===== design/flow/constraint.sdc =====
create_clock -name core_clock -period 20.5 [get_ports {clk}]
set_input_delay 4.1000 -clock core_clock [delete_from_list [all_inputs] [get_ports {clk}]]
set_output_delay 4.1000 -clock core_clock [all_outputs]
set_load 0.01 [all_outputs]

===== design/flow/design.v =====
`timescale 1ns / 1ps
module chacha20_quarter#(parameter N = 32)(
    input wire [N-1:0] a,
    input wire [N-1:0] b,
    input wire [N-1:0] c,
    input wire [N-1:0] d,
    output wire [N-1:0] a_out,
    output wire [N-1:0] b_out,
    output wire [N-1:0] c_out,
    output wire [N-1:0] d_out
);
function [N-1:0] rotate_left;
    input [N-1:0] value;
    input integer amount;
    begin
        rotate_left = (value << amount) | (value >> (32 - amount));
    end
endfunction
wire [N-1:0] a1, b1, c1, d1;
wire [N-1:0] a2, b2, c2, d2;
assign a1 = a + b;
assign d1 = rotate_left(d ^ a1, 16);
assign c1 = c + d1;
assign b1 = rotate_left(b ^ c1, 12);
assign a2 = a1 + b1;
assign d2 = rotate_left(d1 ^ a2, 8);
assign c2 = c1 + d2;
assign b2 = rotate_left(b1 ^ c2, 7);
assign a_out = a2;
assign b_out = b2;
assign c_out = c2;
assign d_out = d2;
endmodule
`timescale 1ns / 1ps
module multiple_rounds#(parameter N = 32, parameter M= 20)(
  input clk, input rst,
  input wire [N-1:0] a,
  input wire [N-1:0] b,
  input wire [N-1:0] c,
  input wire [N-1:0] d,
  output wire [N-1:0] a_out,
  output wire [N-1:0] b_out,
  output wire [N-1:0] c_out,
  output wire [N-1:0] d_out,
  output reg ready);
  reg [N-1:0] a_hold_0;
  reg [N-1:0] b_hold_0;
  reg [N-1:0] c_hold_0;
  reg [N-1:0] d_hold_0;
  wire [N-1:0] a_next_0;
  wire [N-1:0] b_next_0;
  wire [N-1:0] c_next_0;
  wire [N-1:0] d_next_0;
  reg [N-1:0] a_hold_1;
  reg [N-1:0] b_hold_1;
  reg [N-1:0] c_hold_1;
  reg [N-1:0] d_hold_1;
  wire [N-1:0] a_next_1;
  wire [N-1:0] b_next_1;
  wire [N-1:0] c_next_1;
  wire [N-1:0] d_next_1;
  reg [N-1:0] a_hold_2;
  reg [N-1:0] b_hold_2;
  reg [N-1:0] c_hold_2;
  reg [N-1:0] d_hold_2;
  wire [N-1:0] a_next_2;
  wire [N-1:0] b_next_2;
  wire [N-1:0] c_next_2;
  wire [N-1:0] d_next_2;
  reg [N-1:0] a_hold_3;
  reg [N-1:0] b_hold_3;
  reg [N-1:0] c_hold_3;
  reg [N-1:0] d_hold_3;
  wire [N-1:0] a_next_3;
  wire [N-1:0] b_next_3;
  wire [N-1:0] c_next_3;
  wire [N-1:0] d_next_3;
  reg [N-1:0] a_hold_4;
  reg [N-1:0] b_hold_4;
  reg [N-1:0] c_hold_4;
  reg [N-1:0] d_hold_4;
  wire [N-1:0] a_next_4;
  wire [N-1:0] b_next_4;
  wire [N-1:0] c_next_4;
  wire [N-1:0] d_next_4;
  reg [N-1:0] a_hold_5;
  reg [N-1:0] b_hold_5;
  reg [N-1:0] c_hold_5;
  reg [N-1:0] d_hold_5;
  wire [N-1:0] a_next_5;
  wire [N-1:0] b_next_5;
  wire [N-1:0] c_next_5;
  wire [N-1:0] d_next_5;
  reg [N-1:0] a_hold_6;
  reg [N-1:0] b_hold_6;
  reg [N-1:0] c_hold_6;
  reg [N-1:0] d_hold_6;
  wire [N-1:0] a_next_6;
  wire [N-1:0] b_next_6;
  wire [N-1:0] c_next_6;
  wire [N-1:0] d_next_6;
  reg [N-1:0] a_hold_7;
  reg [N-1:0] b_hold_7;
  reg [N-1:0] c_hold_7;
  reg [N-1:0] d_hold_7;
  wire [N-1:0] a_next_7;
  wire [N-1:0] b_next_7;
  wire [N-1:0] c_next_7;
  wire [N-1:0] d_next_7;
  reg [N-1:0] a_hold_8;
  reg [N-1:0] b_hold_8;
  reg [N-1:0] c_hold_8;
  reg [N-1:0] d_hold_8;
  wire [N-1:0] a_next_8;
  wire [N-1:0] b_next_8;
  wire [N-1:0] c_next_8;
  wire [N-1:0] d_next_8;
  reg [N-1:0] a_hold_9;
  reg [N-1:0] b_hold_9;
  reg [N-1:0] c_hold_9;
  reg [N-1:0] d_hold_9;
  wire [N-1:0] a_next_9;
  wire [N-1:0] b_next_9;
  wire [N-1:0] c_next_9;
  wire [N-1:0] d_next_9;
  reg [N-1:0] a_hold_10;
  reg [N-1:0] b_hold_10;
  reg [N-1:0] c_hold_10;
  reg [N-1:0] d_hold_10;
  reg [4:0] count;
  reg [4:0] count_next;
  chacha20_quarter rounds_dut0(.a(a_hold_0),.b(b_hold_0),
                              .c(c_hold_0),.d(d_hold_0),
                              .a_out(a_next_0),.b_out(b_next_0),
                              .c_out(c_next_0),.d_out(d_next_0));
  chacha20_quarter rounds_dut1(.a(a_hold_1),.b(b_hold_1),
                              .c(c_hold_1),.d(d_hold_1),
                              .a_out(a_next_1),.b_out(b_next_1),
                              .c_out(c_next_1),.d_out(d_next_1));
  chacha20_quarter rounds_dut2(.a(a_hold_2),.b(b_hold_2),
                              .c(c_hold_2),.d(d_hold_2),
                              .a_out(a_next_2),.b_out(b_next_2),
                              .c_out(c_next_2),.d_out(d_next_2));
  chacha20_quarter rounds_dut3(.a(a_hold_3),.b(b_hold_3),
                              .c(c_hold_3),.d(d_hold_3),
                              .a_out(a_next_3),.b_out(b_next_3),
                              .c_out(c_next_3),.d_out(d_next_3));
  chacha20_quarter rounds_dut4(.a(a_hold_4),.b(b_hold_4),
                              .c(c_hold_4),.d(d_hold_4),
                              .a_out(a_next_4),.b_out(b_next_4),
                              .c_out(c_next_4),.d_out(d_next_4));
  chacha20_quarter rounds_dut5(.a(a_hold_5),.b(b_hold_5),
                              .c(c_hold_5),.d(d_hold_5),
                              .a_out(a_next_5),.b_out(b_next_5),
                              .c_out(c_next_5),.d_out(d_next_5)); 
  chacha20_quarter rounds_dut6(.a(a_hold_6),.b(b_hold_6),
                              .c(c_hold_6),.d(d_hold_6),
                              .a_out(a_next_6),.b_out(b_next_6),
                              .c_out(c_next_6),.d_out(d_next_6));   
  chacha20_quarter rounds_dut7(.a(a_hold_7),.b(b_hold_7),
                              .c(c_hold_7),.d(d_hold_7),
                              .a_out(a_next_7),.b_out(b_next_7),
                              .c_out(c_next_7),.d_out(d_next_7)); 
  chacha20_quarter rounds_dut8(.a(a_hold_8),.b(b_hold_8),
                              .c(c_hold_8),.d(d_hold_8),
                              .a_out(a_next_8),.b_out(b_next_8),
                              .c_out(c_next_8),.d_out(d_next_8));
  chacha20_quarter rounds_dut9(.a(a_hold_9),.b(b_hold_9),
                              .c(c_hold_9),.d(d_hold_9),
                              .a_out(a_next_9),.b_out(b_next_9),
                              .c_out(c_next_9),.d_out(d_next_9));                                                     
  always@(posedge clk or negedge rst)begin
    if(~rst)begin
      a_hold_0 <= 'b0;
      b_hold_0 <= 'b0;
      c_hold_0 <= 'b0;
      d_hold_0 <= 'b0;
    end
    else begin
      a_hold_0 <= a;
      b_hold_0 <= b;
      c_hold_0 <= c;
      d_hold_0 <= d;
    end
  end
  always@(posedge clk or negedge rst)begin
    if(~rst)begin
      a_hold_1 <= 'b0;
      b_hold_1 <= 'b0;
      c_hold_1 <= 'b0;
      d_hold_1 <= 'b0;
    end
    else begin
      a_hold_1 <= a_next_0;
      b_hold_1 <= b_next_0;
      c_hold_1 <= c_next_0;
      d_hold_1 <= d_next_0;
    end
  end
  always@(posedge clk or negedge rst)begin
    if(~rst)begin
      a_hold_2 <= 'b0;
      b_hold_2 <= 'b0;
      c_hold_2 <= 'b0;
      d_hold_2 <= 'b0;
    end
    else begin
      a_hold_2 <= a_next_1;
      b_hold_2 <= b_next_1;
      c_hold_2 <= c_next_1;
      d_hold_2 <= d_next_1;
    end
  end
  always@(posedge clk or negedge rst)begin
    if(~rst)begin
      a_hold_3 <= 'b0;
      b_hold_3 <= 'b0;
      c_hold_3 <= 'b0;
      d_hold_3 <= 'b0;
    end
    else begin
      a_hold_3 <= a_next_2;
      b_hold_3 <= b_next_2;
      c_hold_3 <= c_next_2;
      d_hold_3 <= d_next_2;
    end
  end
  always@(posedge clk or negedge rst)begin
    if(~rst)begin
      a_hold_4 <= 'b0;
      b_hold_4 <= 'b0;
      c_hold_4 <= 'b0;
      d_hold_4 <= 'b0;
    end
    else begin
      a_hold_4 <= a_next_3;
      b_hold_4 <= b_next_3;
      c_hold_4 <= c_next_3;
      d_hold_4 <= d_next_3;
    end
  end
  always@(posedge clk or negedge rst)begin
    if(~rst)begin
      a_hold_5 <= 'b0;
      b_hold_5 <= 'b0;
      c_hold_5 <= 'b0;
      d_hold_5 <= 'b0;
    end
    else begin
      a_hold_5 <= a_next_4;
      b_hold_5 <= b_next_4;
      c_hold_5 <= c_next_4;
      d_hold_5 <= d_next_4;
    end
  end 
  always@(posedge clk or negedge rst)begin
    if(~rst)begin
      a_hold_6 <= 'b0;
      b_hold_6 <= 'b0;
      c_hold_6 <= 'b0;
      d_hold_6 <= 'b0;
    end
    else begin
      a_hold_6 <= a_next_5;
      b_hold_6 <= b_next_5;
      c_hold_6 <= c_next_5;
      d_hold_6 <= d_next_5;
    end
  end 
  always@(posedge clk or negedge rst)begin
    if(~rst)begin
      a_hold_7 <= 'b0;
      b_hold_7 <= 'b0;
      c_hold_7 <= 'b0;
      d_hold_7 <= 'b0;
    end
    else begin
      a_hold_7 <= a_next_6;
      b_hold_7 <= b_next_6;
      c_hold_7 <= c_next_6;
      d_hold_7 <= d_next_6;
    end
  end 
  always@(posedge clk or negedge rst)begin
    if(~rst)begin
      a_hold_8 <= 'b0;
      b_hold_8 <= 'b0;
      c_hold_8 <= 'b0;
      d_hold_8 <= 'b0;
    end
    else begin
      a_hold_8 <= a_next_7;
      b_hold_8 <= b_next_7;
      c_hold_8 <= c_next_7;
      d_hold_8 <= d_next_7;
    end
  end
  always@(posedge clk or negedge rst)begin
    if(~rst)begin
      a_hold_9 <= 'b0;
      b_hold_9 <= 'b0;
      c_hold_9 <= 'b0;
      d_hold_9 <= 'b0;
    end
    else begin
      a_hold_9 <= a_next_8;
      b_hold_9 <= b_next_8;
      c_hold_9 <= c_next_8;
      d_hold_9 <= d_next_8;
    end
  end
  always@(posedge clk or negedge rst)begin
    if(~rst)begin
      a_hold_10 <= 'b0;
      b_hold_10 <= 'b0;
      c_hold_10 <= 'b0;
      d_hold_10 <= 'b0;
      ready <= 'b0;
    end
    else begin
      a_hold_10 <= a_next_9;
      b_hold_10 <= b_next_9;
      c_hold_10 <= c_next_9;
      d_hold_10 <= d_next_9;
      ready <= 1'b1;
    end
  end
  assign a_out = a_hold_10;
  assign b_out = b_hold_10;
  assign c_out = c_hold_10;
  assign d_out = d_hold_10;
endmodule

===== design/flow/config.mk =====
export PLATFORM = sky130hd
export DESIGN_NAME = multiple_rounds
export DESIGN_NICKNAME = multiple_rounds
export VERILOG_FILES = /design/flow/design.v
export SDC_FILE = /design/flow/constraint.sdc
export NUM_CORES = 4
export LEC_CHECK = 0
export ABC_AREA = 1
export CAP_MARGIN = 25
export CELL_PAD_IN_SITES_DETAIL_PLACEMENT = 0
export CELL_PAD_IN_SITES_GLOBAL_PLACEMENT = 2
export CORE_ASPECT_RATIO = 0.92
export CORE_MARGIN = 8
export CORE_UTILIZATION = 54
export CTS_CLUSTER_DIAMETER = 39
export CTS_CLUSTER_SIZE = 89
export GPL_TIMING_DRIVEN = 0
export HOLD_SLACK_MARGIN = 0.1
export MAX_ROUTING_LAYER = met5
export PLACE_DENSITY_LB_ADDON = 0.15
export SLEW_MARGIN = 20
export TNS_END_PERCENT = 40

===== design/flow/run.sh =====
#!/bin/bash
# the make line also repeats each setting of config.mk as NAME=value (left out here)
make -C /OpenROAD-flow-scripts/flow DESIGN_CONFIG=/design/flow/config.mk WORK_HOME=/design/flow/orfs CLKGATE_MAP_FILE= finish

==> run summary, run 1 <==
# rows = 168
Mux area share = 0%
XOR-XNOR Cells, Area Fraction = 14.3%
Post-synth EDFFs = 0
synth top area cells = dfrtp_1 29%, ha_1 13%, nand2_1 13%, xor2_1 8.8%, inv_1 6.6%
die footprint = 244000 um^2
die width = 514 um
Seq share, synth = 28.6%
#FFs+latches synth = 1409
commonest cells in the netlist = 4161 x nand2_1, 2177 x inv_1, 1409 x dfrtp_1, 1281 x nor2_1, 1266 x ha_1
Die Height = 474 um
Exit stage = global placement without I/O (3_1_place_gp_skip_io)
yosys cell count = 16584
area leader, netlist = dfrtp_1
fp util = 54.2%
Avg Inst Size Synth = 7.43 um^2
Simple-Gate Fraction of Synth Area = 24.0%
count leader, synth = nand2_1
Post-Synthesis Cells = 16584
Synth Warn # = 2
Unique cell types = 68
Core Region = 227000 um^2
stop err = [ERROR FLW-0024] Place density exceeds 1.0 (current PLACE_DENSITY_LB_ADDON =  0.15). Please check if the value of  PLACE_DENSITY_LB_ADDON is between 0 and 0.99.
adder share = 13.5%
post-synthesis instance area = 123000 um^2
Post-Syn Nets = 18020
FFs w/ async S/R, synth = 100%
outcome = aborted with a tool error
comb area leader = simple AND/OR/NAND/NOR gates
Area leader share = 28.6%
yosys stat chip area = 123000 um^2
AND-OR/OR-AND Cells, Area Fraction = 12.9%
Primary FF master, synth = dfrtp_1
==> run 2, diff against run 1 <==
ABC_AREA = not set   (was 1)
CAP_MARGIN = 20   (was 25)
CELL_PAD_IN_SITES_DETAIL_PLACEMENT = not set   (was 0)
CELL_PAD_IN_SITES_GLOBAL_PLACEMENT = not set   (was 2)
CORE_ASPECT_RATIO = not set   (was 0.92)
CORE_MARGIN = 2   (was 8)
CORE_UTILIZATION = 68   (was 54)
CTS_CLUSTER_DIAMETER = not set   (was 39)
CTS_CLUSTER_SIZE = not set   (was 89)
GPL_TIMING_DRIVEN = not set   (was 0)
HOLD_SLACK_MARGIN = -0.1   (was 0.1)
MAX_ROUTING_LAYER = not set   (was met5)
PLACE_DENSITY = 0.6   (was not set)
PLACE_DENSITY_LB_ADDON = not set   (was 0.15)
TNS_END_PERCENT = not set   (was 40)
clock period = 11.4 ns   (was 20.5 ns; I/O delays follow)
==> run summary, run 2 <==
outcome = complete, but fails checks
SO Faults = capacitance limit, slew limit, setup timing
Simple-Gate Fraction of Synth Area = 9.04%
Stages on worst setup path = 44
drt pass-1 iters = 22
CTS Hold Buffers Added = 0
Slowest cell on crit path = a211oi_1
FFs w/ async S/R, synth = 100%
Final min period = 12.17 ns
endpoint class of the critical path = flop
Post-synth EDFFs = 0
Final Slew Violations = 3
comb area leader = XOR/XNOR gates
Seq share, synth = 33.5%
crit path kind = reg2reg
worst skew pair latency = 0.91 ns
vias per cell = 7.05
Post-Synthesis Cells = 10643
Maximum Capacitance Violations = 1
# rows = 144
FF-to-FF Start = b_hold_0[0]
AND-OR/OR-AND Cells, Area Fraction = 19.4%
initial antenna violation count = 30
CTS tree = done
area leader, netlist = dfrtp_1
post-route ant nets = 0
Data required, critical path = 12.16 ns
crit-path max FO = 5
Synth Warn # = 2
I/O Buffers = 258
commonest cells in the netlist = 1504 x xor2_1, 1409 x dfrtp_1, 1266 x ha_1, 966 x a21oi_1, 878 x xnor2_1
Final Skew = 0.0477 ns
Reg clk slew, reported paths = 0.07 ns
initial DRC count = 16537
CTS buffer count = 151
largest net degree at the start of global routing = 189
count leader, synth = xor2_1
WP buf/inv = 3
worst min-delay path category = reg2reg
via count of the first global-routing pass = 97568
final worst setup slack = -0.772 ns
Avg Inst Size Synth = 9.90 um^2
Area leader share = 33.5%
WL final = 454 mm
synth top area cells = dfrtp_1 33%, ha_1 15%, xor2_1 13%, xnor2_1 7.3%, a21oi_1 4.6%
DRC = 0
die footprint = 158000 um^2
Overall Global Routing Usage = 52.6%
crit share post-route = 107%
CP Launch Type = flop
Worst path max stage delay = 0.52 ns
tool warnings = 79
Rel. slew slack = -36.9%
RD Place Congestion = 1.19
post-synthesis instance area = 105000 um^2
f_max = 0.0822 GHz
# clock sinks = 1409
adder share = 15.8%
reg2reg setup slack = -0.77 ns
CTS max path bufs = 3
Critical Path Start = b_hold_0[0]
yosys cell count = 10643
global-route wire length before repair = 613 mm
Final setup viols = 76
Reg-to-Reg End = b_hold_1[5]
Unique cell types = 101
Mux area share = 0.0285%
clk root buf = clkbuf_16
fill cell count = 7917
cell family with most CP delay = AND-OR/OR-AND gates
min-delay src = d_hold_9[4]
Post-Syn Nets = 12079
Synth-to-Final Area Change = 25.4%
#FFs+latches synth = 1409
die width = 398 um
critical path arrival = 12.93 ns
Routed WL per cell = 30.8 um
Critical Path End = b_hold_1[5]
hpwl dp = 339 mm
Post-Place Worst Slack = -1.25 ns
Vias = 103642
H-tree level count = 4
R2R depth = 44
IO Pins = 259
nets = 13954
Die Height = 398 um
GRT overflow = 0
XOR-XNOR Cells, Area Fraction = 20.9%
Primary FF master, synth = dfrtp_1
Final Hold Viols = 0
yosys stat chip area = 105000 um^2
WHS Endpoint = d_hold_10[28]
WHS Path Cells = 2
Core Region = 154000 um^2
slew at the pin closest to its max-slew limit = 2.05 ns
fp util = 68.5%
-- run 2: layer usage --
layer | share of wire (%) | vias to the layer above | wire [um] | GRT usage, %
li1 | - | 41849 | - | -
met1 | 33 | 48646 | 150000 | 63.6
met2 | 40 | 9516 | 182000 | 75.0
met3 | 16 | 3585 | 72300 | 21.3
met4 | 11 | 46 | 48700 | 39.4
met5 | 0.13 | - | 569 | 0.182
-- run 2: area by class of cell --
type	count	area [um^2]	share of cell area, %
clock inverters	72	838	0.635
repair buffers	1761	14000	10.6
flip-flops and latches	1409	35300	26.7
clock buffers	203	4300	3.26
inverters	352	1320	1.00
diodes	25	62.6	0.0474
well taps	2044	2560	1.94
multi-input cells	8843	73700	55.8
-- run 2: stage by stage --
step,instance area [um^2],hold WS (ns),std cells,TNS (ns),utilization (%)
final,132000,0.654,14709,-21.13,85.8
after global routing,132000,0.688,14686,-44.15,85.8
after CTS,127000,0.654,14497,0,82.3
after detailed placement,120000,0.669,14169,-53.88,77.9
after global placement,120000,0.676,14169,-23.08,77.9
after floorplan,105000,0.586,10643,0,-
-- run 2: timing repair --
action | in CTS | in global routing
gates resized | 233 | 733
endpoints found under the setup margin | 259 | 385
endpoints found under the hold margin | 0 | 0
pin swaps | 86 | 392
setup buffers | 53 | 186
==> run 3, diff against run 2 <==
CORE_UTILIZATION = 72   (was 68)
HOLD_SLACK_MARGIN = not set   (was -0.1)
PLACE_DENSITY = not set   (was 0.6)
PLACE_DENSITY_LB_ADDON = 0.01   (was not set)
clock period = 11.5 ns   (was 11.4 ns; I/O delays follow)
==> run summary, run 3 <==
outcome = aborted with a tool error
Exit stage = global routing (5_1_grt)
stop err = [ERROR GRT-0232] Routing congestion too high. Check the congestion heatmap in the GUI.
comb area leader = XOR/XNOR gates
fp util = 72.4%
Post-Syn Nets = 12079
yosys cell count = 10643
CTS buffer count = 151
I/O Buffers = 258
CTS max path bufs = 3
yosys stat chip area = 105000 um^2
Cell Area, Placed = 118000 um^2
XOR-XNOR Cells, Area Fraction = 20.9%
GRT overflow = 7
area leader, netlist = dfrtp_1
Avg Inst Size Synth = 9.90 um^2
Primary FF master, synth = dfrtp_1
H-tree level count = 4
synth top area cells = dfrtp_1 33%, ha_1 15%, xor2_1 13%, xnor2_1 7.3%, a21oi_1 4.6%
Post-Synthesis Cells = 10643
Post-Place Worst Slack = -0.881 ns
IO Pins = 259
die width = 386 um
#FFs+latches synth = 1409
adder share = 15.8%
Overall Global Routing Usage = 63.4%
Simple-Gate Fraction of Synth Area = 9.04%
Core Region = 145000 um^2
count leader, synth = xor2_1
FFs w/ async S/R, synth = 100%
hpwl dp = 339 mm
Mux area share = 0.0285%
# clock sinks = 1409
# rows = 140
post-synthesis instance area = 105000 um^2
Unique cell types = 101
Die Height = 386 um
Area leader share = 33.5%
commonest cells in the netlist = 1504 x xor2_1, 1409 x dfrtp_1, 1266 x ha_1, 966 x a21oi_1, 878 x xnor2_1
Synth Warn # = 2
clk root buf = clkbuf_16
Post-synth EDFFs = 0
AND-OR/OR-AND Cells, Area Fraction = 19.4%
Seq share, synth = 33.5%
RD Place Congestion = 1.23
die footprint = 149000 um^2
## run 3: layer usage
layer  overflow  GRT usage [%]
met1          0           67.6
met2          4           83.5
met5          0           6.10
met4          2           58.7
met3          1           41.4
## run 3: what timing repair did
action                     in CTS
setup buffers                  32
gates resized                 158
setup endpoints to repair     220
pin swaps                      46
hold buffers                    0
## run 3: metrics by stage
stage | TNS, ns | std cells | utilization, %
after floorplan | 0 | 10643 | -
after global placement | -13.48 | 13750 | 80.9
after detailed placement | -33.50 | 13750 | 80.9
after CTS | 0 | 14051 | 85.2
==> run 4, diff against run 3 <==
CORE_UTILIZATION = 45   (was 72)
PLACE_DENSITY = 0.6   (was not set)
PLACE_DENSITY_LB_ADDON = not set   (was 0.01)
SETUP_SLACK_MARGIN = -0.13   (was not set)
clock period = 15.8 ns   (was 11.5 ns; I/O delays follow)
==> run summary, run 4 <==
crit share post-route = 94.2%
Mux area share = 0.0285%
Final setup viols = 0
Unique cell types = 101
die width = 488 um
Die Height = 488 um
Data required, critical path = 16.44 ns
Vias = 90067
AND-OR/OR-AND Cells, Area Fraction = 19.4%
GRT overflow = 0
CTS tree = done
fill cell count = 21310
Stages on worst setup path = 45
Worst path max stage delay = 0.80 ns
die footprint = 238000 um^2
vias per cell = 6.27
Final min period = 14.89 ns
Routed WL per cell = 33.4 um
yosys cell count = 10643
Slowest cell on crit path = xnor2_1
WHS = 0.657 ns
post-synthesis instance area = 105000 um^2
R2R depth = 45
Critical Path Start = b_hold_8[0]
#FFs+latches synth = 1409
outcome = complete, no violations
Final Skew = 0.0425 ns
XOR-XNOR Cells, Area Fraction = 20.9%
Seq share, synth = 33.5%
Overall Global Routing Usage = 39.3%
crit path kind = reg2reg
Setup Buffers After CTS = 0
IO Pins = 259
hpwl dp = 411 mm
Post-Synthesis Cells = 10643
Synth Warn # = 2
setup TNS = 0 ns
Critical Path End = b_hold_9[2]
adder share = 15.8%
cell family with most CP delay = AND-OR/OR-AND gates
yosys stat chip area = 105000 um^2
drt pass-1 iters = 9
WP buf/inv = 0
Simple-Gate Fraction of Synth Area = 9.04%
WL final = 480 mm
Final Instance Area = 118000 um^2
clk root buf = clkbuf_16
comb area leader = XOR/XNOR gates
Resize count post-CTS = 0
Core Region = 233000 um^2
RSZ-0062 raised after global routing = no
Final Hold Viols = 0
min-delay src = d_hold_6[27]
Maximum Capacitance Violations = 0
tool warnings = 74
reg2reg setup slack = 0.91 ns
# clock sinks = 1409
largest net degree at the start of global routing = 162
initial DRC count = 11243
CTS Hold Buffers Added = 0
worst min-delay path category = reg2reg
CTS max path bufs = 3
# rows = 177
FF-to-FF Start = b_hold_8[0]
Post-synth EDFFs = 0
endpoint class of the critical path = flop
area leader, netlist = dfrtp_1
fp util = 45.3%
via count of the first global-routing pass = 85414
Primary FF master, synth = dfrtp_1
nets = 12506
post-route ant nets = 0
Reg-to-Reg End = b_hold_9[2]
WHS Path Cells = 1
initial antenna violation count = 41
H-tree level count = 4
DRC = 0
crit-path max FO = 4
CP Launch Type = flop
Post-Place Worst Slack = 1.72 ns
f_max = 0.0672 GHz
critical path arrival = 15.53 ns
Post-Syn Nets = 12079
WHS Endpoint = d_hold_7[19]
global-route wire length before repair = 657 mm
Area leader share = 33.5%
slew at the pin closest to its max-slew limit = 1.25 ns
Final Slew Violations = 0
Cell Area, Placed = 112000 um^2
final worst setup slack = 0.914 ns
Rel. slew slack = 16.3%
worst skew pair latency = 0.84 ns
Synth-to-Final Area Change = 11.9%
count leader, synth = xor2_1
FFs w/ async S/R, synth = 100%
synth top area cells = dfrtp_1 33%, ha_1 15%, xor2_1 13%, xnor2_1 7.3%, a21oi_1 4.6%
Avg Inst Size Synth = 9.90 um^2
Reg clk slew, reported paths = 0.06 ns
CTS buffer count = 161
RD Place Congestion = 1.08
commonest cells in the netlist = 1504 x xor2_1, 1409 x dfrtp_1, 1266 x ha_1, 966 x a21oi_1, 878 x xnor2_1
I/O Buffers = 258
run 4: per-layer routing:
| layer | global-route usage, % | vias to the layer above | part of all wire [%] |
|---|---|---|---|
| met4 | 17.9 | 24 | 5.4 |
| met5 | 0 | - | 0.031 |
| met3 | 10.3 | 1107 | 11 |
| li1 | - | 39085 | - |
| met2 | 56.3 | 5248 | 41 |
| met1 | 55.2 | 44603 | 43 |
run 4: layout make-up:
| type | instances | area [um^2] | area share, % |
|---|---|---|---|
| sequential | 1409 | 35300 | 29.9 |
| clock inverter | 94 | 1190 | 1.01 |
| multi-input combinational | 8843 | 68600 | 58.2 |
| tap | 3132 | 3920 | 3.32 |
| clock buffer | 202 | 4490 | 3.81 |
| antenna | 20 | 50.0 | 0.0425 |
| timing repair buffer | 303 | 3020 | 2.56 |
| inverter | 352 | 1320 | 1.12 |
run 4: per-stage QoR:
step	std cells	util [%]
after floorplan	10643	-
after global placement	14039	48.2
after detailed placement	14039	48.2
after CTS	14335	50.6
after global routing	14337	50.6
final	14355	50.6
==> run 5, diff against run 4 <==
CORE_ASPECT_RATIO = 0.72   (was not set)
CORE_MARGIN = 7   (was 2)
SETUP_SLACK_MARGIN = not set   (was -0.13)
TNS_END_PERCENT = 75   (was not set)
clock period = 18.0 ns   (was 15.8 ns; I/O delays follow)
==> run summary, run 5 <==
outcome = complete, no violations
synth top area cells = dfrtp_1 33%, ha_1 15%, xor2_1 13%, xnor2_1 7.3%, a21oi_1 4.6%
Final setup viols = 0
area leader, netlist = dfrtp_1
yosys stat chip area = 105000 um^2
FFs w/ async S/R, synth = 100%
global-route wire length before repair = 637 mm
nets = 12501
count leader, synth = xor2_1
worst min-delay path category = reg2reg
GRT overflow = 0
Seq share, synth = 33.5%
Final Slew Violations = 0
Data required, critical path = 18.70 ns
initial antenna violation count = 36
Slowest cell on crit path = a21oi_1
Die Height = 425 um
CTS max path bufs = 4
Simple-Gate Fraction of Synth Area = 9.04%
placed cell count = 14019
H-tree level count = 4
Post-Synthesis Cells = 10643
routed wl met3 = 74.8 mm
Vias = 89219
FF-to-FF Start = b_hold_3[0]
AND-OR/OR-AND Cells, Area Fraction = 19.4%
Reg-to-Reg End = b_hold_4[5]
Primary FF master, synth = dfrtp_1
Area leader share = 33.5%
CP Launch Type = flop
tool warnings = 65
initial DRC count = 12706
Post-synth EDFFs = 0
WP buf/inv = 3
Avg Inst Size Synth = 9.90 um^2
# rows = 150
IO Pins = 259
fill cell count = 21538
Rel. slew slack = 14.1%
fp util = 45.3%
WL final = 466 mm
worst skew pair latency = 0.89 ns
commonest cells in the netlist = 1504 x xor2_1, 1409 x dfrtp_1, 1266 x ha_1, 966 x a21oi_1, 878 x xnor2_1
Routed WL per cell = 32.6 um
drt pass-1 iters = 6
CTS tree = done
I/O Buffers = 258
met2 WL = 158 mm
vias per cell = 6.24
XOR-XNOR Cells, Area Fraction = 20.9%
adder share = 15.8%
DRC = 0
# clock sinks = 1409
fin cells = 14299
Max Used Layer = met5
Post-Syn Nets = 12079
f_max = 0.0600 GHz
Critical Path Start = b_hold_3[0]
post-route ant nets = 0
Core Region = 232000 um^2
crit share post-route = 92.6%
yosys cell count = 10643
hpwl dp = 402 mm
slew at the pin closest to its max-slew limit = 1.28 ns
largest net degree at the start of global routing = 180
via count of the first global-routing pass = 82154
RD Place Congestion = 1.08
Critical Path End = b_hold_4[5]
WHS Path Cells = 2
setup TNS = 0 ns
Setup Buffers After CTS = 0
wl on met1 = 226 mm
die footprint = 248000 um^2
Logic cell area = 68700 um^2
Synth-to-Final Area Change = 11.5%
Reg clk slew, reported paths = 0.07 ns
CTS Hold Buffers Added = 0
CTS buffer count = 156
RSZ-0062 raised after global routing = no
Synth Warn # = 2
critical path arrival = 17.36 ns
Overall Global Routing Usage = 36.1%
Final Hold Viols = 0
reg2reg setup slack = 1.33 ns
die width = 584 um
Stages on worst setup path = 49
Mux area share = 0.0285%
R2R depth = 49
Unique cell types = 101
crit path kind = reg2reg
clk root buf = clkbuf_16
Final Skew = 0.0660 ns
Maximum Capacitance Violations = 0
endpoint class of the critical path = flop
post-synthesis instance area = 105000 um^2
WHS Endpoint = d_hold_8[8]
min-delay src = d_hold_7[16]
comb area leader = XOR/XNOR gates
Resize count post-CTS = 0
Register Area = 35300 um^2
crit-path max FO = 4
#FFs+latches synth = 1409
Final min period = 16.67 ns
cell family with most CP delay = AND-OR/OR-AND gates
Worst path max stage delay = 0.85 ns
run 5: final cells by class:
class	instances	area share, %
diodes	6	0.0128
multi-input cells	8843	58.5
clock inverters	67	0.713
inverters	352	1.13
well taps	3116	3.32
repair buffers	303	2.57
clock buffers	203	3.71
flip-flops and latches	1409	30.0
run 5: per-layer routing:
layer | track usage, % | up-vias
met5 | 0.505 | -
met4 | 5.04 | 14
met3 | 18.6 | 483
met2 | 42.0 | 5223
met1 | 57.6 | 44490
li1 | - | 39009
run 5: through the flow:
stage / setup WS [ns] / hold slack [ns] / area, um^2 / util [%]
2_1_floorplan: 7.62 / 0.586 / 105000 / -
3_3_place_gp: 1.83 / 0.642 / 112000 / 48.2
3_5_place_dp: 2.56 / 0.649 / 112000 / 48.2
4_1_cts: 2.50 / 0.620 / 117000 / 50.5
5_1_grt: 1.22 / 0.646 / 117000 / 50.5
6_report: 1.33 / 0.621 / 117000 / 50.5
==> run 6, diff against run 5 <==
CORE_ASPECT_RATIO = 0.5   (was 0.72)
CORE_MARGIN = 2   (was 7)
CORE_UTILIZATION = 65   (was 45)
CTS_CLUSTER_DIAMETER = 268   (was not set)
CTS_CLUSTER_SIZE = 97   (was not set)
PLACE_DENSITY = 0.35   (was 0.6)
SETUP_SLACK_MARGIN = -0.67   (was not set)
TNS_END_PERCENT = 15   (was 75)
clock period = 8.91 ns   (was 18.0 ns; I/O delays follow)
==> run summary, run 6 <==
outcome = aborted with a tool error
Exit stage = clock tree synthesis (4_1_cts)
stop err = [ERROR DPL-0038] Utilization greater than 100%, impossible to legalize
#FFs+latches synth = 1409
Seq share, synth = 33.5%
commonest cells in the netlist = 1504 x xor2_1, 1409 x dfrtp_1, 1266 x ha_1, 966 x a21oi_1, 878 x xnor2_1
Post-Synthesis Cells = 10643
comb area leader = XOR/XNOR gates
Cell Area, Placed = 153000 um^2
# rows = 104
yosys stat chip area = 105000 um^2
XOR-XNOR Cells, Area Fraction = 20.9%
die width = 573 um
Primary FF master, synth = dfrtp_1
Post-Syn Nets = 12079
Synth Warn # = 2
adder share = 15.8%
IO Pins = 259
post-synthesis instance area = 105000 um^2
Area leader share = 33.5%
synth top area cells = dfrtp_1 33%, ha_1 15%, xor2_1 13%, xnor2_1 7.3%, a21oi_1 4.6%
RD Place Congestion = 1.19
area leader, netlist = dfrtp_1
Core Region = 161000 um^2
placed cell count = 18644
fp util = 65.5%
Avg Inst Size Synth = 9.90 um^2
yosys cell count = 10643
Mux area share = 0.0285%
AND-OR/OR-AND Cells, Area Fraction = 19.4%
FFs w/ async S/R, synth = 100%
count leader, synth = xor2_1
Simple-Gate Fraction of Synth Area = 9.04%
die footprint = 165000 um^2
Post-Place Worst Slack = -3.76 ns
I/O Buffers = 258
Die Height = 289 um
hpwl dp = 468 mm
Unique cell types = 101
Post-synth EDFFs = 0
==> run 7, diff against run 6 <==
CAP_MARGIN = 15   (was 20)
CORE_ASPECT_RATIO = not set   (was 0.5)
CORE_UTILIZATION = 70   (was 65)
CTS_CLUSTER_DIAMETER = not set   (was 268)
CTS_CLUSTER_SIZE = not set   (was 97)
PLACE_DENSITY = not set   (was 0.35)
SETUP_SLACK_MARGIN = not set   (was -0.67)
TNS_END_PERCENT = not set   (was 15)
clock period = 11.0 ns   (was 8.91 ns; I/O delays follow)
==> run summary, run 7 <==
area leader, netlist = dfrtp_1
CTS max path bufs = 3
comb area leader = XOR/XNOR gates
Post-Syn Nets = 12079
hpwl dp = 354 mm
commonest cells in the netlist = 1504 x xor2_1, 1409 x dfrtp_1, 1266 x ha_1, 966 x a21oi_1, 878 x xnor2_1
clk root buf = clkbuf_16
stop err = [ERROR GRT-0116] Global routing finished with congestion. Check the congestion regions in the DRC Viewer.
synth top area cells = dfrtp_1 33%, ha_1 15%, xor2_1 13%, xnor2_1 7.3%, a21oi_1 4.6%
Post-synth EDFFs = 0
Overall Global Routing Usage = 71.4%
Primary FF master, synth = dfrtp_1
outcome = aborted with a tool error
placed cell count = 15130
RD Place Congestion = 1.17
CTS buffer count = 152
# rows = 142
die width = 392 um
count leader, synth = xor2_1
AND-OR/OR-AND Cells, Area Fraction = 19.4%
Core Region = 150000 um^2
adder share = 15.8%
Unique cell types = 101
I/O Buffers = 258
Die Height = 392 um
yosys cell count = 10643
H-tree level count = 4
Area leader share = 33.5%
Seq share, synth = 33.5%
# clock sinks = 1409
#FFs+latches synth = 1409
GRT overflow = 149
Exit stage = global routing (5_1_grt)
fp util = 70.4%
post-synthesis instance area = 105000 um^2
Synth Warn # = 2
Avg Inst Size Synth = 9.90 um^2
Mux area share = 0.0285%
XOR-XNOR Cells, Area Fraction = 20.9%
yosys stat chip area = 105000 um^2
Simple-Gate Fraction of Synth Area = 9.04%
FFs w/ async S/R, synth = 100%
IO Pins = 259
Post-Synthesis Cells = 10643
die footprint = 154000 um^2
run 7: layer usage:
metal,GRT overflow,track usage [%]
met1,1,72.6
met2,89,89.7
met3,1,53.6
met4,58,68.4
met5,0,25.7
run 7: per-stage QoR:
step,hold slack [ns],setup TNS (ns),setup slack (ns),util (%),instance area [um^2]
after floorplan,0.586,0,0.616,-,105000
after CTS,0.674,0,0.00178,91.6,137000
after detailed placement,0.672,-167.82,-1.86,85.1,127000
after global placement,0.671,-65.47,-1.27,85.1,127000
run 7: timing repair:
action | CTS
pin swaps | 292
resized | 581
setup endpoints to repair | 417
setup buffers | 195
hold buffers | 0
==> run 8, diff against run 7 <==
CAP_MARGIN = 20   (was 15)
CORE_UTILIZATION = 72   (was 70)
CTS_CLUSTER_DIAMETER = 202   (was not set)
SETUP_SLACK_MARGIN = 1.97   (was not set)
clock period = 14.7 ns   (was 11.0 ns; I/O delays follow)
==> run summary, run 8 <==
outcome = complete, no violations
IO Pins = 259
#FFs+latches synth = 1409
Unique cell types = 101
drt pass-1 iters = 17
Logic cell area = 70800 um^2
post-synthesis instance area = 105000 um^2
Final min period = 12.89 ns
cell family with most CP delay = AND-OR/OR-AND gates
# rows = 140
Maximum Capacitance Violations = 0
die footprint = 149000 um^2
Final Util = 81.4%
worst min-delay path category = reg2reg
Critical Path End = b_hold_10[6]
Avg Inst Size Synth = 9.90 um^2
CTS tree = done
Primary FF master, synth = dfrtp_1
Final Skew = 0.0561 ns
commonest cells in the netlist = 1504 x xor2_1, 1409 x dfrtp_1, 1266 x ha_1, 966 x a21oi_1, 878 x xnor2_1
Final Slew Violations = 0
AND-OR/OR-AND Cells, Area Fraction = 19.4%
Synth-to-Final Area Change = 12.3%
post-route ant nets = 0
largest net degree at the start of global routing = 192
comb area leader = XOR/XNOR gates
initial DRC count = 14486
synth top area cells = dfrtp_1 33%, ha_1 15%, xor2_1 13%, xnor2_1 7.3%, a21oi_1 4.6%
slew at the pin closest to its max-slew limit = 1.14 ns
Final Instance Area = 118000 um^2
GRT overflow = 0
Mux area share = 0.0285%
Slowest cell on crit path = xor2_1
count leader, synth = xor2_1
WHS Path Cells = 2
XOR-XNOR Cells, Area Fraction = 20.9%
hpwl dp = 329 mm
die width = 386 um
Final Hold Viols = 0
Cell Area, Placed = 110000 um^2
worst skew pair latency = 0.86 ns
vias per cell = 7.22
Rel. slew slack = 23.6%
Overall Global Routing Usage = 52.8%
Data required, critical path = 15.40 ns
endpoint class of the critical path = flop
RD Place Congestion = 1.26
R2R depth = 40
Reg-to-Reg End = b_hold_10[6]
crit share post-route = 87.7%
Post-Syn Nets = 12079
Area leader share = 33.5%
# clock sinks = 1409
Post-Synthesis Cells = 10643
placed cell count = 12799
reg2reg setup slack = 1.81 ns
fp util = 72.4%
min-delay src = d_hold_9[7]
global-route wire length before repair = 584 mm
setup TNS = 0 ns
I/O Buffers = 258
crit path kind = reg2reg
CP Launch Type = flop
via count of the first global-routing pass = 91447
adder share = 15.8%
fill cell count = 8713
Synth Warn # = 2
Post-Place Worst Slack = 0.253 ns
yosys cell count = 10643
WP buf/inv = 1
Reg clk slew, reported paths = 0.06 ns
FFs w/ async S/R, synth = 100%
Routed WL per cell = 31.1 um
Die Height = 386 um
Simple-Gate Fraction of Synth Area = 9.04%
clk root buf = clkbuf_16
Worst path max stage delay = 0.70 ns
CTS Hold Buffers Added = 0
WL final = 410 mm
DRC = 0
Vias = 95107
RSZ-0062 raised after global routing = yes
Core Region = 145000 um^2
Register Area = 35300 um^2
f_max = 0.0776 GHz
critical path's most frequent cell = ha_1
fin cells = 13166
H-tree level count = 4
CTS max path bufs = 3
FF-to-FF Start = b_hold_9[6]
crit-path max FO = 5
CTS buffer count = 147
initial antenna violation count = 33
Stages on worst setup path = 40
WHS = 0.669 ns
Final setup viols = 0
Critical Path Start = b_hold_9[6]
nets = 12544
WHS Endpoint = d_hold_10[31]
tool warnings = 71
Post-synth EDFFs = 0
final worst setup slack = 1.81 ns
Seq share, synth = 33.5%
yosys stat chip area = 105000 um^2
area leader, netlist = dfrtp_1
critical path arrival = 13.59 ns
[run 8: final cells by class]
| class | instances | area share, % |
|---|---|---|
| antenna | 21 | 0.0444 |
| clock buffer | 202 | 3.57 |
| clock inverter | 67 | 0.731 |
| inverter | 352 | 1.12 |
| multi-input combinational | 8843 | 59.8 |
| sequential | 1409 | 29.8 |
| tap | 1917 | 2.03 |
| timing repair buffer | 355 | 2.92 |
[run 8: per-layer routing]
| metal | vias up | wire [um] | global-route usage, % |
|---|---|---|---|
| li1 | 39015 | - | - |
| met1 | 44802 | 139000 | 63.8 |
| met2 | 8346 | 163000 | 74.7 |
| met3 | 2904 | 67600 | 23.7 |
| met4 | 40 | 40500 | 37.9 |
| met5 | - | 350 | 0.0649 |
[run 8: repair_timing]
item	in CTS	in global routing
setup endpoints to repair	155	255
pin swaps	8	62
buffers inserted	8	66
resized	86	267
==> run 9, diff against run 8 <==
ABC_AREA = 1   (was not set)
CAP_MARGIN = 25   (was 20)
CELL_PAD_IN_SITES_DETAIL_PLACEMENT = 0   (was not set)
CELL_PAD_IN_SITES_GLOBAL_PLACEMENT = 2   (was not set)
CORE_ASPECT_RATIO = 0.92   (was not set)
CORE_MARGIN = 8   (was 2)
CORE_UTILIZATION = 54   (was 72)
CTS_CLUSTER_DIAMETER = 186   (was 202)
CTS_CLUSTER_SIZE = 89   (was not set)
GPL_ROUTABILITY_DRIVEN = 0   (was not set)
GPL_TIMING_DRIVEN = 1   (was not set)
HOLD_SLACK_MARGIN = 0.1   (was not set)
MAX_ROUTING_LAYER = met5   (was not set)
PLACE_DENSITY_LB_ADDON = 0.15   (was not set)
SETUP_SLACK_MARGIN = not set   (was 1.97)
TNS_END_PERCENT = 40   (was not set)
clock period = 20.5 ns   (was 14.7 ns; I/O delays follow)
==> run summary, run 9 <==
outcome = aborted with a tool error
Exit stage = global placement without I/O (3_1_place_gp_skip_io)
stop err = [ERROR FLW-0024] Place density exceeds 1.0 (current PLACE_DENSITY_LB_ADDON =  0.15). Please check if the value of  PLACE_DENSITY_LB_ADDON is between 0 and 0.99.
Synth Warn # = 2
count leader, synth = nand2_1
synth top area cells = dfrtp_1 29%, ha_1 13%, nand2_1 13%, xor2_1 8.8%, inv_1 6.6%
AND-OR/OR-AND Cells, Area Fraction = 12.9%
Mux area share = 0%
Die Height = 474 um
#FFs+latches synth = 1409
FFs w/ async S/R, synth = 100%
Unique cell types = 68
Avg Inst Size Synth = 7.43 um^2
die width = 514 um
XOR-XNOR Cells, Area Fraction = 14.3%
Seq share, synth = 28.6%
post-synthesis instance area = 123000 um^2
Post-synth EDFFs = 0
Post-Syn Nets = 18020
commonest cells in the netlist = 4161 x nand2_1, 2177 x inv_1, 1409 x dfrtp_1, 1281 x nor2_1, 1266 x ha_1
Core Region = 227000 um^2
Simple-Gate Fraction of Synth Area = 24.0%
die footprint = 244000 um^2
Primary FF master, synth = dfrtp_1
# rows = 168
Post-Synthesis Cells = 16584
comb area leader = simple AND/OR/NAND/NOR gates
Area leader share = 28.6%
yosys stat chip area = 123000 um^2
fp util = 54.2%
adder share = 13.5%
area leader, netlist = dfrtp_1
yosys cell count = 16584
==> run 10, diff against run 9 <==
ABC_AREA = not set   (was 1)
CELL_PAD_IN_SITES_GLOBAL_PLACEMENT = not set   (was 2)
CORE_ASPECT_RATIO = 1.18   (was 0.92)
CORE_MARGIN = 2   (was 8)
CORE_UTILIZATION = 65   (was 54)
CTS_CLUSTER_DIAMETER = not set   (was 186)
CTS_CLUSTER_SIZE = not set   (was 89)
GPL_ROUTABILITY_DRIVEN = not set   (was 0)
HOLD_SLACK_MARGIN = not set   (was 0.1)
MAX_ROUTING_LAYER = met4   (was met5)
PLACE_DENSITY_LB_ADDON = not set   (was 0.15)
SETUP_SLACK_MARGIN = 2.95   (was not set)
TNS_END_PERCENT = not set   (was 40)
clock period = 12.0 ns   (was 20.5 ns; I/O delays follow)
==> run summary, run 10 <==
GRT overflow = 84
CTS Hold Buffers Added = 0
#FFs+latches synth = 1409
Post-Syn Nets = 12079
Exit stage = global routing (5_1_grt)
Primary FF master, synth = dfrtp_1
Synth Warn # = 2
yosys cell count = 10643
Post-synth EDFFs = 0
hpwl dp = 355 mm
post-synthesis instance area = 105000 um^2
commonest cells in the netlist = 1504 x xor2_1, 1409 x dfrtp_1, 1266 x ha_1, 966 x a21oi_1, 878 x xnor2_1
CTS max path bufs = 3
synth top area cells = dfrtp_1 33%, ha_1 15%, xor2_1 13%, xnor2_1 7.3%, a21oi_1 4.6%
count leader, synth = xor2_1
Post-Synthesis Cells = 10643
CTS buffer count = 147
outcome = aborted with a tool error
FFs w/ async S/R, synth = 100%
Unique cell types = 101
fp util = 65.4%
H-tree level count = 4
area leader, netlist = dfrtp_1
die width = 375 um
adder share = 15.8%
Overall Global Routing Usage = 64.2%
Core Region = 161000 um^2
# rows = 160
XOR-XNOR Cells, Area Fraction = 20.9%
# clock sinks = 1409
Die Height = 441 um
Simple-Gate Fraction of Synth Area = 9.04%
Area leader share = 33.5%
I/O Buffers = 258
yosys stat chip area = 105000 um^2
RD Place Congestion = 1.23
clk root buf = clkbuf_16
stop err = [ERROR GRT-0232] Routing congestion too high. Check the congestion heatmap in the GUI.
Mux area share = 0.0285%
IO Pins = 259
die footprint = 165000 um^2
comb area leader = XOR/XNOR gates
Seq share, synth = 33.5%
Avg Inst Size Synth = 9.90 um^2
AND-OR/OR-AND Cells, Area Fraction = 19.4%
## run 10: routing by layer
metal	overflow	GRT usage, %
met1	1	64.7
met2	38	84.6
met3	1	37.9
met4	44	62.5
met5	-	-
## run 10: timing repair
| action | CTS |
|---|---|
| endpoints found under the setup margin | 662 |
| pin swaps | 309 |
| resized | 591 |
| setup buffers | 258 |
## run 10: stage by stage
stage | cells | worst slack (ns) | utilization (%) | area, um^2 | hold slack [ns]
detailed placement | 13306 | 0.0368 | 71.4 | 115000 | 0.656
floorplan | 10643 | 2.30 | - | 107000 | 0.583
global placement | 13306 | -0.00627 | 71.4 | 115000 | 0.658
CTS | 13831 | 1.03 | 78.1 | 126000 | 0.672
==> run 11, diff against run 10 <==
CAP_MARGIN = 20   (was 25)
CELL_PAD_IN_SITES_DETAIL_PLACEMENT = not set   (was 0)
CORE_ASPECT_RATIO = not set   (was 1.18)
CORE_UTILIZATION = 72   (was 65)
CTS_CLUSTER_SIZE = 51   (was not set)
GPL_TIMING_DRIVEN = not set   (was 1)
MAX_ROUTING_LAYER = not set   (was met4)
PLACE_DENSITY_LB_ADDON = 0.2   (was not set)
SETUP_SLACK_MARGIN = -0.79   (was 2.95)
clock period = 9.03 ns   (was 12.0 ns; I/O delays follow)
==> run summary, run 11 <==
outcome = aborted with a tool error
Exit stage = detailed placement (3_5_place_dp)
stop err = [ERROR DPL-0038] Utilization greater than 100%, impossible to legalize
IO Pins = 259
FFs w/ async S/R, synth = 100%
Avg Inst Size Synth = 9.90 um^2
Simple-Gate Fraction of Synth Area = 9.04%
XOR-XNOR Cells, Area Fraction = 20.9%
RD Place Congestion = 1.26
Area leader share = 33.5%
yosys cell count = 10643
I/O Buffers = 258
synth top area cells = dfrtp_1 33%, ha_1 15%, xor2_1 13%, xnor2_1 7.3%, a21oi_1 4.6%
Post-synth EDFFs = 0
Core Region = 145000 um^2
commonest cells in the netlist = 1504 x xor2_1, 1409 x dfrtp_1, 1266 x ha_1, 966 x a21oi_1, 878 x xnor2_1
yosys stat chip area = 105000 um^2
Seq share, synth = 33.5%
Synth Warn # = 2
# rows = 140
AND-OR/OR-AND Cells, Area Fraction = 19.4%
die footprint = 149000 um^2
Mux area share = 0.0285%
area leader, netlist = dfrtp_1
die width = 386 um
comb area leader = XOR/XNOR gates
Primary FF master, synth = dfrtp_1
Unique cell types = 101
adder share = 15.8%
#FFs+latches synth = 1409
post-synthesis instance area = 105000 um^2
count leader, synth = xor2_1
Post-Synthesis Cells = 10643
fp util = 72.4%
Post-Syn Nets = 12079
Die Height = 386 um
[run 11: stage by stage]
stage	worst slack, ns
3_3_place_gp	-2.84
2_1_floorplan	-0.790
==> run 12, diff against run 11 <==
ABC_AREA = 1   (was not set)
CAP_MARGIN = 25   (was 20)
CELL_PAD_IN_SITES_DETAIL_PLACEMENT = 1   (was not set)
CORE_ASPECT_RATIO = 1.06   (was not set)
CORE_MARGIN = 7   (was 2)
CORE_UTILIZATION = 45   (was 72)
CTS_CLUSTER_DIAMETER = 119   (was not set)
CTS_CLUSTER_SIZE = not set   (was 51)
GPL_ROUTABILITY_DRIVEN = 0   (was not set)
GPL_TIMING_DRIVEN = 1   (was not set)
MIN_ROUTING_LAYER = met2   (was not set)
PLACE_DENSITY = 0.83   (was not set)
PLACE_DENSITY_LB_ADDON = not set   (was 0.2)
SETUP_SLACK_MARGIN = 3.28   (was -0.79)
SLEW_MARGIN = 30   (was 20)
TNS_END_PERCENT = 50   (was not set)
clock period = 24.2 ns   (was 9.03 ns; I/O delays follow)
==> run summary, run 12 <==
Synth Warn # = 2
I/O Buffers = 258
Cell Area, Placed = 130000 um^2
adder share = 13.5%
CTS Hold Buffers Added = 0
Unique cell types = 68
post-synthesis instance area = 123000 um^2
Mux area share = 0%
yosys cell count = 16584
IO Pins = 259
area leader, netlist = dfrtp_1
clk root buf = clkbuf_16
die width = 522 um
commonest cells in the netlist = 4161 x nand2_1, 2177 x inv_1, 1409 x dfrtp_1, 1281 x nor2_1, 1266 x ha_1
Post-Synthesis Cells = 16584
outcome = aborted with a tool error
yosys stat chip area = 123000 um^2
#FFs+latches synth = 1409
Setup Buffers After CTS = 0
Resize count post-CTS = 0
die footprint = 289000 um^2
XOR-XNOR Cells, Area Fraction = 14.3%
# rows = 197
Die Height = 553 um
count leader, synth = nand2_1
Overall Global Routing Usage = 102%
fp util = 45.3%
Core Region = 272000 um^2
hpwl dp = 671 mm
Simple-Gate Fraction of Synth Area = 24.0%
AND-OR/OR-AND Cells, Area Fraction = 12.9%
comb area leader = simple AND/OR/NAND/NOR gates
Seq share, synth = 28.6%
synth top area cells = dfrtp_1 29%, ha_1 13%, nand2_1 13%, xor2_1 8.8%, inv_1 6.6%
CTS buffer count = 161
CTS max path bufs = 4
Post-synth EDFFs = 0
stop err = [ERROR GRT-0116] Global routing finished with congestion. Check the congestion regions in the DRC Viewer.
FFs w/ async S/R, synth = 100%
GRT overflow = 29213
# clock sinks = 1409
Post-Syn Nets = 18020
Primary FF master, synth = dfrtp_1
Exit stage = global routing (5_1_grt)
Avg Inst Size Synth = 7.43 um^2
Area leader share = 28.6%
H-tree level count = 4
==> run 12: stage by stage <==
| stage | std cells | setup slack, ns | hold WS, ns | utilization [%] |
|---|---|---|---|---|
| after floorplan | 16584 | 16.53 | 0.539 | - |
| after global placement | 20412 | 14.40 | 0.575 | 47.9 |
| after detailed placement | 20414 | 12.02 | 0.660 | 48.0 |
| after CTS | 20697 | 11.09 | 0.695 | 49.9 |
==> run 12: per-layer routing <==
layer  overflow  track usage [%]
met5       1223             90.8
met3      11065              108
met4       4895             93.5
met2      12030              102
met1          -                -
==> run 13, diff against run 12 <==
CORE_ASPECT_RATIO = 1.92   (was 1.06)
MIN_ROUTING_LAYER = not set   (was met2)
PLACE_DENSITY = 0.44   (was 0.83)
==> run summary, run 13 <==
GRT overflow = 99
yosys stat chip area = 123000 um^2
#FFs+latches synth = 1409
Post-synth EDFFs = 0
Core Region = 273000 um^2
comb area leader = simple AND/OR/NAND/NOR gates
Primary FF master, synth = dfrtp_1
AND-OR/OR-AND Cells, Area Fraction = 12.9%
Exit stage = global routing (5_1_grt)
stop err = [ERROR GRT-0116] Global routing finished with congestion. Check the congestion regions in the DRC Viewer.
post-synthesis instance area = 123000 um^2
H-tree level count = 4
Die Height = 739 um
Synth Warn # = 2
synth top area cells = dfrtp_1 29%, ha_1 13%, nand2_1 13%, xor2_1 8.8%, inv_1 6.6%
CTS buffer count = 148
CTS Hold Buffers Added = 0
FFs w/ async S/R, synth = 100%
placed cell count = 20483
count leader, synth = nand2_1
die width = 392 um
fp util = 45.2%
Post-Syn Nets = 18020
Post-Synthesis Cells = 16584
yosys cell count = 16584
adder share = 13.5%
# clock sinks = 1409
I/O Buffers = 258
hpwl dp = 588 mm
commonest cells in the netlist = 4161 x nand2_1, 2177 x inv_1, 1409 x dfrtp_1, 1281 x nor2_1, 1266 x ha_1
Setup Buffers After CTS = 0
Simple-Gate Fraction of Synth Area = 24.0%
Overall Global Routing Usage = 49.5%
Unique cell types = 68
Seq share, synth = 28.6%
IO Pins = 259
CTS max path bufs = 4
Avg Inst Size Synth = 7.43 um^2
area leader, netlist = dfrtp_1
outcome = aborted with a tool error
Area leader share = 28.6%
Resize count post-CTS = 0
die footprint = 290000 um^2
Mux area share = 0%
# rows = 266
XOR-XNOR Cells, Area Fraction = 14.3%
clk root buf = clkbuf_16
run 13: stage by stage:
stage	cell area, um^2	setup WS [ns]
2_1_floorplan	123000	16.53
3_3_place_gp	131000	13.45
3_5_place_dp	131000	13.30
4_1_cts	136000	13.22
run 13: metal layers:
| metal | GRT overflow | track usage [%] |
|---|---|---|
| met5 | 0 | 2.24 |
| met4 | 38 | 59.6 |
| met3 | 0 | 18.3 |
| met2 | 61 | 78.2 |
| met1 | 0 | 44.4 |
==> run 14, diff against run 13 <==
ABC_AREA = not set   (was 1)
CELL_PAD_IN_SITES_DETAIL_PLACEMENT = 0   (was 1)
CORE_ASPECT_RATIO = 1.18   (was 1.92)
CORE_MARGIN = 2   (was 7)
CORE_UTILIZATION = 68   (was 45)
CTS_CLUSTER_DIAMETER = not set   (was 119)
CTS_CLUSTER_SIZE = 34   (was not set)
GPL_ROUTABILITY_DRIVEN = not set   (was 0)
HOLD_SLACK_MARGIN = -0.01   (was not set)
MAX_ROUTING_LAYER = met5   (was not set)
PLACE_DENSITY = not set   (was 0.44)
PLACE_DENSITY_LB_ADDON = 0.29   (was not set)
SETUP_SLACK_MARGIN = not set   (was 3.28)
SLEW_MARGIN = 20   (was 30)
TNS_END_PERCENT = not set   (was 50)
clock period = 10.7 ns   (was 24.2 ns; I/O delays follow)
==> run summary, run 14 <==
Seq share, synth = 33.5%
Post-Syn Nets = 12079
# clock sinks = 1409
Die Height = 432 um
Core Region = 153000 um^2
Mux area share = 0.0285%
Avg Inst Size Synth = 9.90 um^2
Synth Warn # = 2
post-synthesis instance area = 105000 um^2
Primary FF master, synth = dfrtp_1
Overall Global Routing Usage = 95.8%
stop err = [ERROR GRT-0116] Global routing finished with congestion. Check the congestion regions in the DRC Viewer.
AND-OR/OR-AND Cells, Area Fraction = 19.4%
die footprint = 158000 um^2
yosys stat chip area = 105000 um^2
yosys cell count = 10643
Simple-Gate Fraction of Synth Area = 9.04%
CTS max path bufs = 3
FFs w/ async S/R, synth = 100%
hpwl dp = 382 mm
CTS buffer count = 147
clk root buf = clkbuf_16
count leader, synth = xor2_1
Unique cell types = 101
H-tree level count = 4
adder share = 15.8%
#FFs+latches synth = 1409
commonest cells in the netlist = 1504 x xor2_1, 1409 x dfrtp_1, 1266 x ha_1, 966 x a21oi_1, 878 x xnor2_1
Post-Synthesis Cells = 10643
comb area leader = XOR/XNOR gates
GRT overflow = 5933
synth top area cells = dfrtp_1 33%, ha_1 15%, xor2_1 13%, xnor2_1 7.3%, a21oi_1 4.6%
Cell Area, Placed = 133000 um^2
Area leader share = 33.5%
Post-synth EDFFs = 0
I/O Buffers = 258
die width = 366 um
area leader, netlist = dfrtp_1
IO Pins = 259
RD Place Congestion = 1.24
XOR-XNOR Cells, Area Fraction = 20.9%
# rows = 156
Exit stage = global routing (5_1_grt)
outcome = aborted with a tool error
fp util = 68.7%
[run 14: metrics by stage]
| stage | std cells | setup WS [ns] | hold slack [ns] | utilization (%) |
|---|---|---|---|---|
| floorplan | 10643 | 0.316 | 0.586 | - |
| global placement | 15895 | -1.37 | 0.636 | 86.5 |
| detailed placement | 15896 | -1.88 | 0.656 | 86.6 |
| CTS | 16554 | -0.511 | 0.661 | 95.0 |
[run 14: repair_timing]
action | 4_1_cts
setup endpoints to repair | 523
setup buffers | 401
gates cloned | 0
pin swaps | 601
hold buffers | 0
gates resized | 1007
[run 14: per-layer routing]
layer	overflow	global-route usage [%]
met4	1528	103
met3	204	84.5
met5	30	65.9
met2	3976	111
met1	195	90.1
==> run 15, diff against run 14 <==
CAP_MARGIN = 20   (was 25)
CELL_PAD_IN_SITES_DETAIL_PLACEMENT = not set   (was 0)
CORE_ASPECT_RATIO = not set   (was 1.18)
CORE_UTILIZATION = 66   (was 68)
CTS_CLUSTER_SIZE = 78   (was 34)
GPL_TIMING_DRIVEN = not set   (was 1)
HOLD_SLACK_MARGIN = 0.27   (was -0.01)
MAX_ROUTING_LAYER = not set   (was met5)
PLACE_DENSITY_LB_ADDON = not set   (was 0.29)
clock period = 10.8 ns   (was 10.7 ns; I/O delays follow)
==> run summary, run 15 <==
Avg Inst Size Synth = 9.90 um^2
Die Height = 403 um
count leader, synth = xor2_1
die footprint = 163000 um^2
RD Place Congestion = 1.19
fp util = 66.5%
clk root buf = clkbuf_16
hpwl dp = 374 mm
Post-Synthesis Cells = 10643
post-synthesis instance area = 105000 um^2
Unique cell types = 101
# clock sinks = 1409
CTS max path bufs = 3
I/O Buffers = 258
H-tree level count = 4
IO Pins = 259
Post-synth EDFFs = 0
Primary FF master, synth = dfrtp_1
GRT overflow = 815
Post-Syn Nets = 12079
XOR-XNOR Cells, Area Fraction = 20.9%
yosys cell count = 10643
CTS Hold Buffers Added = 0
Area leader share = 33.5%
Simple-Gate Fraction of Synth Area = 9.04%
Seq share, synth = 33.5%
# rows = 146
Mux area share = 0.0285%
Exit stage = global routing (5_1_grt)
Overall Global Routing Usage = 83.1%
Core Region = 158000 um^2
stop err = [ERROR GRT-0116] Global routing finished with congestion. Check the congestion regions in the DRC Viewer.
Synth Warn # = 2
AND-OR/OR-AND Cells, Area Fraction = 19.4%
die width = 403 um
outcome = aborted with a tool error
commonest cells in the netlist = 1504 x xor2_1, 1409 x dfrtp_1, 1266 x ha_1, 966 x a21oi_1, 878 x xnor2_1
FFs w/ async S/R, synth = 100%
comb area leader = XOR/XNOR gates
synth top area cells = dfrtp_1 33%, ha_1 15%, xor2_1 13%, xnor2_1 7.3%, a21oi_1 4.6%
yosys stat chip area = 105000 um^2
CTS buffer count = 152
#FFs+latches synth = 1409
area leader, netlist = dfrtp_1
adder share = 15.8%
## run 15: repair_timing
| action | 4_1_cts |
|---|---|
| resized | 851 |
| setup endpoints to repair | 499 |
| buffers inserted | 378 |
| pin swaps | 502 |
| gates cloned | 0 |
## run 15: layer usage
layer | overflow | global-route usage, %
met3 | 33 | 72.7
met4 | 293 | 81.3
met1 | 30 | 82.5
met5 | 4 | 50.0
met2 | 455 | 95.9
## run 15: per-stage QoR
| step | cell area, um^2 | hold WS (ns) | cells | setup WS [ns] | TNS, ns |
|---|---|---|---|---|---|
| after CTS | 145000 | 0.684 | 16574 | -0.254 | -1.54 |
| after detailed placement | 133000 | 0.668 | 15929 | -1.88 | -251.40 |
| after global placement | 133000 | 0.671 | 15929 | -1.33 | -80.69 |
| after floorplan | 105000 | 0.586 | 10643 | 0.416 | 0 |
